## signalProcess
module signalProcess(clk, rst, SCK, MOSI, MISO, SSEL);
input clk;
input rst;
input SCK, SSEL, MOSI;
output MISO;
wire [7:0] dataByte;
wire [7:0] sendByte;
reg [7:0] compressedX [63:0];
reg [6:0] inputCounter;
wire byte_received;
reg signalReceived;
wire byteSent;
integer i;
integer j;
assign sendByte = compressedX[j[5:0]];
signalReceive srA(.clk(clk), .rst(rst), .SCK(SCK), .MOSI(MOSI), .byteReceived(byte_received), .dataByte(dataByte), .SSEL(SSEL));
always @(posedge clk)
begin 
  if(rst)
  begin
    i <= 0;
    inputCounter <= 7'b0000000;
  end
  else if(~signalReceived)
  begin
    if(byte_received)
    begin
      i <= i+1;
      inputCounter <= inputCounter + 7'b0000001; 
    end
  end
end
always @(posedge clk)
begin 
  if(~rst && ~signalReceived && byte_received && i >= 0 && i < 64)
    compressedX[i[5:0]] <= dataByte;
end
always @(posedge clk)
begin
  if(rst)
    signalReceived <= 1'b0;
  else
    signalReceived <= (inputCounter == 7'b1000000);
end
sending sB(.clk(clk), .rst(rst), .SCK(SCK), .MISO(MISO), .SSEL(SSEL), .data(sendByte), .signalReceived(signalReceived), .byteSent(byteSent));
always @(posedge clk)
begin
  if(rst)
    j <= -1;
  else if(signalReceived)
  begin
    if(byteSent)
    begin
      j <= j+1;
    end 
  end
end
endmodule
clock: 5.02 ns
lec_check: 0
abc_area: 1
cap_margin: 20
core_margin: 2
core_utilization: 70
cts_cluster_diameter: 378
cts_cluster_size: 25
slew_margin: 20
run.sh (not shown) runs the stock make flow with config.mk's settings and CLKGATE_MAP_FILE=.
Change:
CORE_UTILIZATION = 72   (was 70)
CTS_CLUSTER_DIAMETER = 282   (was 378)
CTS_CLUSTER_SIZE = 10   (was 25)
SETUP_SLACK_MARGIN = 0.52   (was not set)
clock period = 2.52 ns   (was 5.02 ns; I/O delays follow)
After rerunning:
- The changed run passed the timing, DRC and antenna checks
- non-clock buffer count went up by 122
- clock-buffer cell count climbs by 48
- power is higher to 2.5 times its value
- setup slack gets worse by 0.94 ns
- worst hold slack gains 0.021 ns
Change:
ABC_AREA = not set   (was 1)
CTS_CLUSTER_DIAMETER = 25   (was 282)
CTS_CLUSTER_SIZE = 13   (was 10)
PLACE_DENSITY_LB_ADDON = 0.25   (was not set)
SETUP_SLACK_MARGIN = 0.35   (was 0.52)
Outcome: Now the flow never finished: it broke off in 4_1_cts. Area after synthesis fell by a few percent. Synthesized cell count decreases by well over a third. Die area decreases by a few percent.
Change:
CAP_MARGIN = 25   (was 20)
CELL_PAD_IN_SITES_GLOBAL_PLACEMENT = 0   (was not set)
CORE_ASPECT_RATIO = 0.91   (was not set)
CTS_CLUSTER_SIZE = 46   (was 13)
GPL_ROUTABILITY_DRIVEN = 1   (was not set)
GPL_TIMING_DRIVEN = 1   (was not set)
MIN_ROUTING_LAYER = met1   (was not set)
PLACE_DENSITY_LB_ADDON = 0.0   (was 0.25)
SETUP_SLACK_MARGIN = 0.72   (was 0.35)
Result: The new run failed in 4_1_cts; synthesized area is unchanged; synthesized cell count is unchanged; die size is about the same.

* * *

alpha:
signalProcess again, from the RTL that the note above started with.
Settings: LEC_CHECK=0, CAP_MARGIN=0, CORE_MARGIN=2, CORE_UTILIZATION=72, CTS_CLUSTER_DIAMETER=305, CTS_CLUSTER_SIZE=13, PLACE_DENSITY_LB_ADDON=0.15, SETUP_SLACK_MARGIN=0.35, SLEW_MARGIN=40; clock period 2.52 ns.
alpha ended with every stage complete and zero timing, DRC or antenna violations.
## Diff of input files: beta against alpha
- a deleted PLACE_DENSITY_LB_ADDON that had been 0.15
- an added ABC_AREA of 1
- a change of SETUP_SLACK_MARGIN from 0.35 to 0.52
- an added PLACE_DENSITY of 0.38
- a change of SLEW_MARGIN from 40 to 20
- a change of CAP_MARGIN from 0 to 20
- a change of CTS_CLUSTER_SIZE from 13 to 10
- a change of CTS_CLUSTER_DIAMETER from 305 to 282
--- outcome ---
beta vs alpha, worst hold slack went up by 14 ps. Combinational gate count: beta higher than alpha. Compared with alpha, beta shows aggregate global-route resource usage higher by 0.55 points. Diff alpha -> beta | number of standard-cell rows in the floorplan | up by a few percent. Compared with alpha, beta shows a higher wire length of the first global-routing pass. Number of nets produced by synthesis, alpha and beta, lower one = alpha. From alpha to beta the numbers moved as follows: non-clock buffer count shrank by 11; total number of vias grew by about 34%; slew of the pin with the lowest slew margin grew by 160 ps; total power grew by 1800 uW. Compared with alpha, beta shows depth of the worst register-to-register path higher by 5.

* * *

signalProcess again, from the RTL that the note above started with.
Settings: LEC_CHECK=0, CAP_MARGIN=20, CORE_MARGIN=2, CORE_UTILIZATION=70, CTS_CLUSTER_SIZE=13, SLEW_MARGIN=20; clock period 3.14 ns.
The baseline ran to the end with no violations.
Next try:
CELL_PAD_IN_SITES_GLOBAL_PLACEMENT = 2   (was default)
CORE_UTILIZATION = 46   (was 70)
CTS_CLUSTER_DIAMETER = 271   (was default)
CTS_CLUSTER_SIZE = default   (was 13)
MAX_ROUTING_LAYER = met4   (was default)
clock period = 3.86 ns   (was 3.14 ns; I/O delays follow)
Clock-buffer cell count climbs by 15.
Synthesized cell count is unchanged.
Core utilization goes down by 27 points.
Final cell count goes up by 13%.
Wire length is higher by 1.3%.
Design area increases by 2.4%.
Next try:
CELL_PAD_IN_SITES_GLOBAL_PLACEMENT = default   (was 2)
CORE_UTILIZATION = 72   (was 46)
CTS_CLUSTER_DIAMETER = default   (was 271)
MAX_ROUTING_LAYER = default   (was met4)
PLACE_DENSITY_LB_ADDON = 0.0   (was default)
SETUP_SLACK_MARGIN = 0.71   (was default)
clock period = 2.52 ns   (was 3.86 ns; I/O delays follow)
=> The new run finished but failed the layout checks on negative setup slack. Wire length grows by well over a third. Non-clock buffer count climbs by 102. Sequential power came out higher by well over a third. Worst setup slack degrades by 1.3 ns. Area after synthesis stays the same. Die size goes down by a quarter to a third. Register-to-register slack degrades by 1.3 ns. First-iteration DRC count rises to 3.2 times its value. Cell area is higher by roughly a tenth.
Next try:
CAP_MARGIN = 25   (was 20)
CELL_PAD_IN_SITES_GLOBAL_PLACEMENT = 0   (was default)
CTS_CLUSTER_DIAMETER = 89   (was default)
CTS_CLUSTER_SIZE = 17   (was default)
GPL_ROUTABILITY_DRIVEN = 1   (was default)
GPL_TIMING_DRIVEN = 1   (was default)
MIN_ROUTING_LAYER = met1   (was default)
PLACE_DENSITY = 0.37   (was default)
PLACE_DENSITY_LB_ADDON = default   (was 0.0)
SETUP_SLACK_MARGIN = 0.39   (was 0.71)
SLEW_MARGIN = 40   (was 20)
TNS_END_PERCENT = 60   (was default)
=> Now the flow completed without violations. Setup slack improves by 0.54 ns. Final area came out lower by 7.5%. Global-route usage came out lower by 9.2 points.
Power and IR drop assume default switching activity.
